// top
module top (
  input  logic        clk,
  input  logic        rst_n,
  input  logic [15:0] setpoint,
  input  logic [15:0] feedback,
  input  logic [15:0] Kp,
  input  logic [15:0] Ki,
  input  logic [15:0] Kd,
  input  logic [15:0] clk_prescaler,
  output logic [15:0] control_signal
);
  pid_controller u_dut (
    .clk(clk),
    .rst_n(rst_n),
    .setpoint(setpoint),
    .feedback(feedback),
    .Kp(Kp),
    .Ki(Ki),
    .Kd(Kd),
    .clk_prescaler(clk_prescaler),
    .control_signal(control_signal)
  );
endmodule
Size: ~65 flip-flops, ~110 I/O pins, about 17000 sq um of cells after synthesis.
Settings: LEC_CHECK=0, ABC_AREA=0, CAP_MARGIN=35, CELL_PAD_IN_SITES_DETAIL_PLACEMENT=0, CELL_PAD_IN_SITES_GLOBAL_PLACEMENT=2, CORE_MARGIN=8, CORE_UTILIZATION=53, CTS_CLUSTER_DIAMETER=230, CTS_CLUSTER_SIZE=52, GPL_ROUTABILITY_DRIVEN=1, GPL_TIMING_DRIVEN=0, HOLD_SLACK_MARGIN=0.11, MIN_ROUTING_LAYER=met1, PLACE_DENSITY=0.71, SETUP_SLACK_MARGIN=3.22, SLEW_MARGIN=30; clock period 16.2 ns.
run.sh (not shown) runs the stock make flow with config.mk's settings and CLKGATE_MAP_FILE=.
The baseline completed without violations.
Change:
==> flow/config.mk (replaced) <==
export PLATFORM = sky130hd
export DESIGN_NAME = top
export DESIGN_NICKNAME = top
export VERILOG_FILES = /design/flow/design.v
export SDC_FILE = /design/flow/constraint.sdc
export NUM_CORES = 4
export LEC_CHECK = 0
export CAP_MARGIN = 20
export CORE_MARGIN = 2
export CORE_UTILIZATION = 40
export SLEW_MARGIN = 20
==> flow/constraint.sdc (replaced) <==
create_clock -name core_clock -period 12.2 [get_ports {clk}]
set_input_delay 2.4400 -clock core_clock [delete_from_list [all_inputs] [get_ports {clk}]]
set_output_delay 2.4400 -clock core_clock [all_outputs]
set_load 0.01 [all_outputs]
Non-clock buffer count goes up by 17.
Count of clock-buffer cells in the layout goes down by 2.
Clock skew goes up by 0.0077 ns.
Setup slack degrades by 3.0 ns.
Global-route usage goes down by 5.7 points.
Final area is about the same.
Via count goes down slightly.
Core utilization goes down by 16 points.
Change:
--- a/flow/config.mk
+++ b/flow/config.mk
@@ -9,3 +9,5 @@
 export CORE_MARGIN = 2
-export CORE_UTILIZATION = 40
+export CORE_UTILIZATION = 72
+export PLACE_DENSITY_LB_ADDON = 0.25
+export SETUP_SLACK_MARGIN = 2.3
 export SLEW_MARGIN = 20
==> flow/constraint.sdc (replaced) <==
create_clock -name core_clock -period 12.6 [get_ports {clk}]
set_input_delay 2.5200 -clock core_clock [delete_from_list [all_inputs] [get_ports {clk}]]
set_output_delay 2.5200 -clock core_clock [all_outputs]
set_load 0.01 [all_outputs]
Outcome:
- clock-buffer cell count is higher by 2
- final cell count shrinks by 10%
- final area barely changes

* * *

top again, from the RTL that the note above started with.
==> flow/design.v (excerpt) <==
module top (
  input  logic        clk,
  input  logic        rst_n,
  input  logic [15:0] setpoint,
  input  logic [15:0] feedback,
  input  logic [15:0] Kp,
  input  logic [15:0] Ki,
  input  logic [15:0] Kd,
  input  logic [15:0] clk_prescaler,
  output logic [15:0] control_signal
);
  pid_controller u_dut (
    .clk(clk),
    .rst_n(rst_n),
    .setpoint(setpoint),
    .feedback(feedback),
    .Kp(Kp),
    .Ki(Ki),
    .Kd(Kd),
    .clk_prescaler(clk_prescaler),
    .control_signal(control_signal)
  );
endmodule
==> flow/config.mk <==
export PLATFORM = sky130hd
export DESIGN_NAME = top
export DESIGN_NICKNAME = top
export VERILOG_FILES = /design/flow/design.v
export SDC_FILE = /design/flow/constraint.sdc
export NUM_CORES = 4
export LEC_CHECK = 0
export ABC_AREA = 1
export CAP_MARGIN = 20
export CELL_PAD_IN_SITES_GLOBAL_PLACEMENT = 2
export CORE_MARGIN = 2
export CORE_UTILIZATION = 40
export CTS_CLUSTER_DIAMETER = 340
export CTS_CLUSTER_SIZE = 100
export PLACE_DENSITY = 0.86
export SETUP_SLACK_MARGIN = -0.51
export SLEW_MARGIN = 20
export TNS_END_PERCENT = 15
==> flow/constraint.sdc <==
create_clock -name core_clock -period 12.5 [get_ports {clk}]
set_input_delay 2.5000 -clock core_clock [delete_from_list [all_inputs] [get_ports {clk}]]
set_output_delay 2.5000 -clock core_clock [all_outputs]
set_load 0.01 [all_outputs]
Rerun with:
==> flow/config.mk (replaced) <==
export PLATFORM = sky130hd
export DESIGN_NAME = top
export DESIGN_NICKNAME = top
export VERILOG_FILES = /design/flow/design.v
export SDC_FILE = /design/flow/constraint.sdc
export NUM_CORES = 4
export LEC_CHECK = 0
export CAP_MARGIN = 20
export CORE_MARGIN = 2
export CORE_UTILIZATION = 40
export SLEW_MARGIN = 20
==> flow/constraint.sdc (replaced) <==
create_clock -name core_clock -period 8.22 [get_ports {clk}]
set_input_delay 1.6440 -clock core_clock [delete_from_list [all_inputs] [get_ports {clk}]]
set_output_delay 1.6440 -clock core_clock [all_outputs]
set_load 0.01 [all_outputs]
The new run produced a layout that fails on negative setup slack.
Cell count came out lower by 13%.
Global-route usage came out lower by 2.2 points.
Utilization came out higher by 5.9 points.
Rerun with:
--- a/flow/config.mk
+++ b/flow/config.mk
@@ -7,0 +8 @@
+export ABC_AREA = 1
@@ -10 +11,3 @@
-export CORE_UTILIZATION = 40
+export CORE_UTILIZATION = 61
+export CTS_CLUSTER_DIAMETER = 375
+export CTS_CLUSTER_SIZE = 100
==> flow/constraint.sdc (replaced) <==
create_clock -name core_clock -period 9.34 [get_ports {clk}]
set_input_delay 1.8680 -clock core_clock [delete_from_list [all_inputs] [get_ports {clk}]]
set_output_delay 1.8680 -clock core_clock [all_outputs]
set_load 0.01 [all_outputs]
Outcome:
- The changed run finished but failed the layout checks on negative setup slack
- utilization rose by 27 points
- die area falls by 30%
- non-clock buffer count is higher by 41
- cell area increases by 5.7%
